Setup of build 59:
==> flow/design.v (excerpt) <==
module SUBWAY(
    clk,
    rst_n,
    in_valid,
    init,
    in0,
    in1,
    in2,
    in3,
    out_valid,
    out
);
export LEC_CHECK = 0
export ABC_AREA = 1
export CAP_MARGIN = 20
export CELL_PAD_IN_SITES_GLOBAL_PLACEMENT = 3
export CORE_ASPECT_RATIO = 0.93
export CORE_MARGIN = 5
export CORE_UTILIZATION = 40
export GPL_ROUTABILITY_DRIVEN = 1
export GPL_TIMING_DRIVEN = 1
export MAX_ROUTING_LAYER = met4
export SLEW_MARGIN = 5
export TNS_END_PERCENT = 60
create_clock -name core_clock -period 1.63 [get_ports {clk}]
run.sh (not shown) runs the stock make flow with config.mk's settings and CLKGATE_MAP_FILE=.
Ran to the end and failed final checks on setup timing: build 59.
Setup changes, build 59 to build 62
==> flow/config.mk <==
export PLATFORM = sky130hd
export DESIGN_NAME = SUBWAY
export DESIGN_NICKNAME = SUBWAY
export VERILOG_FILES = /design/flow/design.v
export SDC_FILE = /design/flow/constraint.sdc
export NUM_CORES = 4
export LEC_CHECK = 0
export ABC_AREA = 1
export CAP_MARGIN = 20
export CORE_MARGIN = 2
export CORE_UTILIZATION = 71
export SLEW_MARGIN = 20
==> flow/constraint.sdc <==
create_clock -name core_clock -period 1.73 [get_ports {clk}]
set_input_delay 0.3460 -clock core_clock [delete_from_list [all_inputs] [get_ports {clk}]]
set_output_delay 0.3460 -clock core_clock [all_outputs]
set_load 0.01 [all_outputs]
Findings:
- The flow completed for build 62, but it is not clean: the layout still shows setup timing.
- Floorplan check, build 62 vs build 59: die outline smaller in build 62
- Via count in build 62 is 5.8% higher than in build 59
- Going from build 59 to build 62, the sequential share of layout area was found to have gone up by 2.4 points.
- Between build 62 and build 59, core occupancy in the finished layout is higher for build 62, build 59 comes in under that.
- Between build 62 and build 59, the required time reported for the critical path endpoint is lower for build 59.
- Chip area in the Yosys report: build 62 vs build 59 identical
- Note that the met2 layer wire length in the routed design recorded for build 62 amounts to 1.3 times the value seen in build 59.
- Clock buffer and inverter area fraction after layout was higher in build 59 than in build 62.
## Diff of input files: build 61 against build 62
diff --git a/flow/config.mk b/flow/config.mk
--- a/flow/config.mk
+++ b/flow/config.mk
@@ -8 +7,0 @@
-export ABC_AREA = 1
@@ -11 +10 @@
-export CORE_UTILIZATION = 71
+export CORE_UTILIZATION = 68
==> flow/constraint.sdc <==
create_clock -name core_clock -period 1.29 [get_ports {clk}]
set_input_delay 0.2580 -clock core_clock [delete_from_list [all_inputs] [get_ports {clk}]]
set_output_delay 0.2580 -clock core_clock [all_outputs]
set_load 0.01 [all_outputs]
Findings:
[build 61] number of gates resized after CTS rose 30 relative to build 62
On clock-buffer cell count, the higher figure sits with build 62, not build 61.
Of the two values seen for start point of the critical path, in_c[1][0] was produced by build 61 and cur_pos[0] by build 62.
[build 61] flow finished | final checks: failed | reasons: setup timing
Build 61: logic depth of the worst path, buffers included 4 below build 62
The following lists how build 43 was set up differently from build 61:
diff --git a/flow/config.mk b/flow/config.mk
--- a/flow/config.mk
+++ b/flow/config.mk
@@ -8 +8,3 @@
-export CAP_MARGIN = 20
+export ABC_AREA = 0
+export CAP_MARGIN = 35
+export CORE_ASPECT_RATIO = 0.91
@@ -10 +12,7 @@
-export CORE_UTILIZATION = 68
+export CORE_UTILIZATION = 71
+export CTS_CLUSTER_DIAMETER = 51
+export CTS_CLUSTER_SIZE = 40
+export HOLD_SLACK_MARGIN = 0.29
+export MAX_ROUTING_LAYER = met5
+export PLACE_DENSITY_LB_ADDON = 0.1
+export SETUP_SLACK_MARGIN = 0.38
@@ -11,0 +20 @@
+export TNS_END_PERCENT = 50
Notes after the runs:
- Run status, build 43: aborted in global routing, error DPL-0038
- Between build 61 and build 43, the post-placement setup slack is lower for build 61.
- Build 43 vs build 61 — number of cells in the design after placement dropped 2.
- Mapped cell area delta (build 61 -> build 43): insignificant
- Build 43 ends up with a total placed instance area that is about 1.1% higher than in build 61.
- Build 61 -> build 43: fraction of synthesis flops using an asynchronous set or reset pin delta 0, exact match

* * *

SUBWAY again, from the RTL that the note above started with.
==> flow/config.mk <==
export PLATFORM = sky130hd
export DESIGN_NAME = SUBWAY
export DESIGN_NICKNAME = SUBWAY
export VERILOG_FILES = /design/flow/design.v
export SDC_FILE = /design/flow/constraint.sdc
export NUM_CORES = 4
export LEC_CHECK = 0
export CAP_MARGIN = 20
export CORE_MARGIN = 6
export CORE_UTILIZATION = 40
export GPL_ROUTABILITY_DRIVEN = 0
export SLEW_MARGIN = 20
export TNS_END_PERCENT = 75
==> flow/constraint.sdc <==
create_clock -name core_clock -period 2.6 [get_ports {clk}]
set_input_delay 0.5200 -clock core_clock [delete_from_list [all_inputs] [get_ports {clk}]]
set_output_delay 0.5200 -clock core_clock [all_outputs]
set_load 0.01 [all_outputs]
==> next run, changes <==
Settings changed: CORE_MARGIN 6 to 4, GPL_ROUTABILITY_DRIVEN 0 to unset, TNS_END_PERCENT 75 to unset.
Effect:
- count of clock-buffer cells in the layout climbs by 4
- utilization drops by 1.4 points
- final cell count climbs by 0.53%
- register-to-register slack is better by 0.04 ns
- hold slack is worse by 0.39 ns
- fmax climbs by 1.6%
==> next run, changes <==
Settings changed: ABC_AREA set to 1, CORE_MARGIN 4 to 2, CORE_UTILIZATION 40 to 62.
Clock period 2.6 ns to 1.36 ns, I/O delays scaled along.
Result: The new run completed and failed the layout checks on setup timing; design area rises by 9.9%; die size is lower by 36%; wire length rises by 22%; non-clock buffer count rose by 43; combinational power came out higher to 3.0 times its value; flip-flop count is unchanged; critical path depth rose by 5; sequential power came out higher by 87%; first-iteration DRC count came out higher by 100%; total power came out higher by 120%.
==> next run, changes <==
Settings changed: CORE_UTILIZATION 62 to 71, SETUP_SLACK_MARGIN set to 0.53.
Clock period 1.36 ns to 2.26 ns, I/O delays scaled along.
Outcome:
- The new run went through all stages and came out clean
- core utilization increases by 8.5 points
- power shrinks by about 40%
- clock power came out lower by about 43%
==> next run, changes <==
Settings changed: CORE_UTILIZATION 71 to 72, CTS_CLUSTER_DIAMETER set to 160, SETUP_SLACK_MARGIN 0.53 to unset.
Clock period 2.26 ns to 1.37 ns, I/O delays scaled along.
Effect: The new run completed and failed the layout checks on setup timing. Worst setup slack is worse by 0.84 ns. Combinational power rose by 100%. Sequential share of layout area fell by 3.7 points. Clock skew stays flat. Cell count rose by 3.4%. Maximum frequency went up by 2.4%. Clock-buffer cell count went down by 5. Worst hold slack gets worse by 0.24 ns. Power is higher by 78%.
==> next run, changes <==
Settings changed: ABC_AREA 1 to unset, CORE_UTILIZATION 72 to 61, CTS_CLUSTER_DIAMETER 160 to unset.
Clock period 1.37 ns to 2.15 ns, I/O delays scaled along.
Effect: The new run produced a layout that fails on setup timing; cell area came out lower by 8.7%; combinational power decreases by 58%; setup slack improves by 0.59 ns; power is lower by 42%; sequential cell count stays the same; count of clock-buffer cells in the layout rose by 4; sequential share of layout area grows by 5.2 points.

* * *

Starting RTL as in the previous note.
==> flow/design.v (excerpt) <==
module SUBWAY(
    clk,
    rst_n,
    in_valid,
    init,
    in0,
    in1,
    in2,
    in3,
    out_valid,
    out
);
Settings: LEC_CHECK=0, ABC_AREA=1, CAP_MARGIN=35, CORE_ASPECT_RATIO=0.91, CORE_MARGIN=2, CORE_UTILIZATION=21, CTS_CLUSTER_DIAMETER=394, CTS_CLUSTER_SIZE=98, HOLD_SLACK_MARGIN=0.14, MAX_ROUTING_LAYER=met5, PLACE_DENSITY_LB_ADDON=0.1, SETUP_SLACK_MARGIN=-0.18, SLEW_MARGIN=20, TNS_END_PERCENT=50; clock period 1.78 ns.
The first run ran to the end with violations: negative setup slack.
Next try:
Settings changed: CELL_PAD_IN_SITES_GLOBAL_PLACEMENT set to 3, CORE_ASPECT_RATIO 0.91 to 1.96, CORE_UTILIZATION 21 to 30.
- The changed run ran to the end with violations: negative setup slack
- sequential power stays flat
- clock skew goes down by 0.0073 ns
- worst hold slack improves by 0.011 ns
- flip-flop count is unchanged
- core utilization came out higher by 10 points
- critical path depth does not change
- power went down by 1.8%
- fmax went down by 1.2%
- worst setup slack got worse by 0.023 ns
Next try:
Settings changed: CELL_PAD_IN_SITES_GLOBAL_PLACEMENT 3 to not set, CORE_ASPECT_RATIO 1.96 to 0.91, CORE_UTILIZATION 30 to 72, CTS_CLUSTER_DIAMETER 394 to 51, CTS_CLUSTER_SIZE 98 to 72, HOLD_SLACK_MARGIN 0.14 to -0.01, PLACE_DENSITY set to 0.42, PLACE_DENSITY_LB_ADDON 0.1 to not set, SETUP_SLACK_MARGIN -0.18 to -0.03.
What happened: The new run finished but failed the layout checks on negative setup slack. Combinational power climbs by 27%. Global-route usage grows by 18 points. Via count rose by 5.4%. Final cell count goes down by 14%. Hold slack gets better by 0.027 ns. Register-to-register slack gets worse by 0.13 ns. First-iteration DRC count came out higher by 140%. Cell area fell by 2.0%. Power climbs by 5.0%. Non-clock buffer count increases by 2.
Next try:
Settings changed: CORE_UTILIZATION 72 to 29, CTS_CLUSTER_DIAMETER 51 to 388, CTS_CLUSTER_SIZE 72 to 98, HOLD_SLACK_MARGIN -0.01 to 0.14, PLACE_DENSITY 0.42 to not set, PLACE_DENSITY_LB_ADDON set to 0.1.
Effect: The changed run completed, yet does not pass: negative setup slack; first-iteration DRC count goes down by 40%; hold slack loses 0.011 ns; utilization fell by 52 points; register-to-register slack gains 0.12 ns; total power falls by 4.8%; synthesized cell count does not change; count of clock-buffer cells in the layout falls by 1; routed wire length is lower by about 15%; critical path depth went up by 1.
Next try:
Settings changed: CELL_PAD_IN_SITES_DETAIL_PLACEMENT set to 2, CORE_MARGIN 2 to 7, CORE_UTILIZATION 29 to 21, CTS_CLUSTER_DIAMETER 388 to 51, CTS_CLUSTER_SIZE 98 to 30, HOLD_SLACK_MARGIN 0.14 to not set, MIN_ROUTING_LAYER set to met2, PLACE_DENSITY_LB_ADDON 0.1 to not set, SLEW_MARGIN 20 to 10.
=> The changed run finished but failed the layout checks on negative setup slack. Maximum frequency shrinks by a few percent. Flip-flop count stays the same. Worst setup slack is worse by 0.13 ns. Total power grows by roughly a tenth. First-iteration DRC count grows to 3.5 times its value. Final area grows by a few percent. Global-route usage grows by 3.7 points. Area after synthesis does not change. Non-clock buffer count shrinks by 1. Critical path depth stays the same.
Power is estimated from default activity; no workload was simulated.
